## testpc
module testpc(
	clock,   
	reset,   
	pc,   
	instruction,   
	mem_data,   
	mem_addr,   
	mem_wdata,   
	mwrite_enable,
	mread_enable,
	regwrite_enable,   
	write_addr,   
	reg_write_data   
	);
Size: roughly 1700 cells after synthesis, roughly 100 I/O pins, roughly 11000 µm² of cells after synthesis.
Settings: LEC_CHECK=0, ABC_AREA=1, CAP_MARGIN=20, CELL_PAD_IN_SITES_GLOBAL_PLACEMENT=1, CORE_ASPECT_RATIO=1.44, CORE_MARGIN=5, CORE_UTILIZATION=32, CTS_CLUSTER_DIAMETER=351, CTS_CLUSTER_SIZE=54, GPL_ROUTABILITY_DRIVEN=1, HOLD_SLACK_MARGIN=0.27, MAX_ROUTING_LAYER=met4, PLACE_DENSITY_LB_ADDON=0.11, SETUP_SLACK_MARGIN=-0.84, SLEW_MARGIN=20; clock period 20.8 ns.
run.sh (not shown) runs the stock make flow with config.mk's settings and CLKGATE_MAP_FILE=.
Rerun with:
--- a/flow/config.mk
+++ b/flow/config.mk
@@ -8 +8 @@
-export ABC_AREA = 1
+export ABC_AREA = 0
@@ -10,3 +10,2 @@
-export CELL_PAD_IN_SITES_GLOBAL_PLACEMENT = 1
-export CORE_ASPECT_RATIO = 1.44
-export CORE_MARGIN = 5
+export CELL_PAD_IN_SITES_GLOBAL_PLACEMENT = 2
+export CORE_MARGIN = 2
@@ -15 +13,0 @@
-export CTS_CLUSTER_SIZE = 54
@@ -17 +14,0 @@
-export HOLD_SLACK_MARGIN = 0.27
@@ -20 +16,0 @@
-export SETUP_SLACK_MARGIN = -0.84
Outcome:
- The new run produced a clean layout
- power rose by roughly a tenth
- register-to-register slack gets worse by 0.79 ns
- first-iteration DRC count fell by about a fifth
Rerun with:
==> flow/config.mk (replaced) <==
export PLATFORM = sky130hd
export DESIGN_NAME = testpc
export DESIGN_NICKNAME = testpc
export VERILOG_FILES = /design/flow/design.v
export SDC_FILE = /design/flow/constraint.sdc
export NUM_CORES = 4
export LEC_CHECK = 0
export CAP_MARGIN = 20
export CORE_MARGIN = 2
export CORE_UTILIZATION = 68
export SETUP_SLACK_MARGIN = -0.66
export SLEW_MARGIN = 20
==> flow/constraint.sdc (replaced) <==
create_clock -name core_clock -period 11.0 [get_ports {clock}]
set_input_delay 2.2000 -clock core_clock [delete_from_list [all_inputs] [get_ports {clock}]]
set_output_delay 2.2000 -clock core_clock [all_outputs]
set_load 0.01 [all_outputs]
Result: This time the run reached the layout checks and failed them: setup timing. Total power increases by 110%. Hold slack gets better by 0.0056 ns. Wire length increases by 1.5%. Count of clock-buffer cells in the layout decreases by 2. Register-to-register slack gets worse by 9.0 ns. Clock power increases by 97%.
Rerun with:
--- a/flow/config.mk
+++ b/flow/config.mk
@@ -7,0 +8 @@
+export ABC_AREA = 1
@@ -11 +12,2 @@
-export SETUP_SLACK_MARGIN = -0.66
+export CTS_CLUSTER_SIZE = 39
+export HOLD_SLACK_MARGIN = 0.3
==> flow/constraint.sdc (replaced) <==
create_clock -name core_clock -period 10.7 [get_ports {clock}]
set_input_delay 2.1400 -clock core_clock [delete_from_list [all_inputs] [get_ports {clock}]]
set_output_delay 2.1400 -clock core_clock [all_outputs]
set_load 0.01 [all_outputs]
Outcome: The changed run completed, yet does not pass: setup timing; register-to-register slack is better by 0.66 ns; combinational power went down by about 16%; clock power is about the same; die size rises by 3.9%.
Rerun with:
--- a/flow/config.mk
+++ b/flow/config.mk
@@ -11 +11 @@
-export CORE_UTILIZATION = 68
+export CORE_UTILIZATION = 72
@@ -13,0 +14 @@
+export PLACE_DENSITY = 0.7
==> flow/constraint.sdc (replaced) <==
create_clock -name core_clock -period 11.5 [get_ports {clock}]
set_input_delay 2.3000 -clock core_clock [delete_from_list [all_inputs] [get_ports {clock}]]
set_output_delay 2.3000 -clock core_clock [all_outputs]
set_load 0.01 [all_outputs]
Result: This time the run failed in global routing (5_1_grt) on GRT-0116. Area after synthesis stays the same. Die area drops by a few percent. Synthesized cell count does not change.
Rerun with:
--- a/flow/config.mk
+++ b/flow/config.mk
@@ -8 +7,0 @@
-export ABC_AREA = 1
@@ -11,4 +10 @@
-export CORE_UTILIZATION = 72
-export CTS_CLUSTER_SIZE = 39
-export HOLD_SLACK_MARGIN = 0.3
-export PLACE_DENSITY = 0.7
+export CORE_UTILIZATION = 40
==> flow/constraint.sdc (replaced) <==
create_clock -name core_clock -period 15.8 [get_ports {clock}]
set_input_delay 3.1600 -clock core_clock [delete_from_list [all_inputs] [get_ports {clock}]]
set_output_delay 3.1600 -clock core_clock [all_outputs]
set_load 0.01 [all_outputs]
Outcome:
- The changed run completed with no timing, DRC or antenna violations
- die size is higher by 70%
- area after synthesis is lower by 3.9%
- synthesized cell count is lower by 24%

========
build 37:
Starting RTL as in the previous note.
## testpc
module testpc(
	clock,   
	reset,   
	pc,   
	instruction,   
	mem_data,   
	mem_addr,   
	mem_wdata,   
	mwrite_enable,
	mread_enable,
	regwrite_enable,   
	write_addr,   
	reg_write_data   
	);
Settings: LEC_CHECK=0, ABC_AREA=1, CAP_MARGIN=20, CORE_MARGIN=2, CORE_UTILIZATION=72, CTS_CLUSTER_SIZE=73, HOLD_SLACK_MARGIN=-0.08, PLACE_DENSITY=0.79, SLEW_MARGIN=20, TNS_END_PERCENT=5; clock period 10.5 ns.
Build 37 failed in global routing (5_1_grt) with GRT-0232.
Relative to build 37, the following input files were edited for build 26:
- ABC_AREA removed (was 1)
- HOLD_SLACK_MARGIN removed (was -0.08)
- CORE_UTILIZATION changed from 72 to 40
- TNS_END_PERCENT removed (was 5)
- CTS_CLUSTER_SIZE removed (was 73)
- PLACE_DENSITY removed (was 0.79)
- the clock period (ns, I/O delays scaled along) changed from 10.5 to 16.0
Notes after the runs:
Core utilization before placement, build 37 and build 26: smaller value in build 26. Build 26 vs. build 37: placed cell area went down by 910 um^2. On total clock buffers created by CTS, build 26 tracks build 37 almost exactly. [build 26 vs build 37] post-synthesis mux area share: higher in build 26. The count of different cell masters after synthesis of build 26 is higher than that of build 37. Compared with build 37, area figure in the yosys stat output in build 26 decreased by a few percent. | complex-gate fraction of the synthesized area | build 26 vs build 37 | 9.5 points higher |. Build 26 against build 37: die width now larger; post-CTS resize count fell 35. Top logic cell family in the synthesized netlist: simple AND/OR/NAND/NOR gates -> build 37, AND-OR/OR-AND gates -> build 26. No stage failed in build 26, and the final checks on the layout all came back clean.
[inputs] build 66 vs build 26
- putting CTS_CLUSTER_DIAMETER at 252 where nothing was set
- putting TNS_END_PERCENT at 20 where nothing was set
- putting CTS_CLUSTER_SIZE at 100 where nothing was set
- swapping 20 for 30 in CAP_MARGIN
- putting ABC_AREA at 1 where nothing was set
- swapping 2 for 10 in CORE_MARGIN
- swapping 40 for 64 in CORE_UTILIZATION
==> results <==
- Delta (build 66 minus build 26): critical path's largest stage delay shrank by 0.03 ns, leakage power grew by 16%, post-route worst setup slack shrank by 0.027 ns, cts-stage hold buffer count held steady, die area shrank by about 18%.
- Summary of build 66 over build 26: routing usage on met2 climbed 9.5 points; final area stayed essentially flat.
Power and IR drop assume default switching activity.
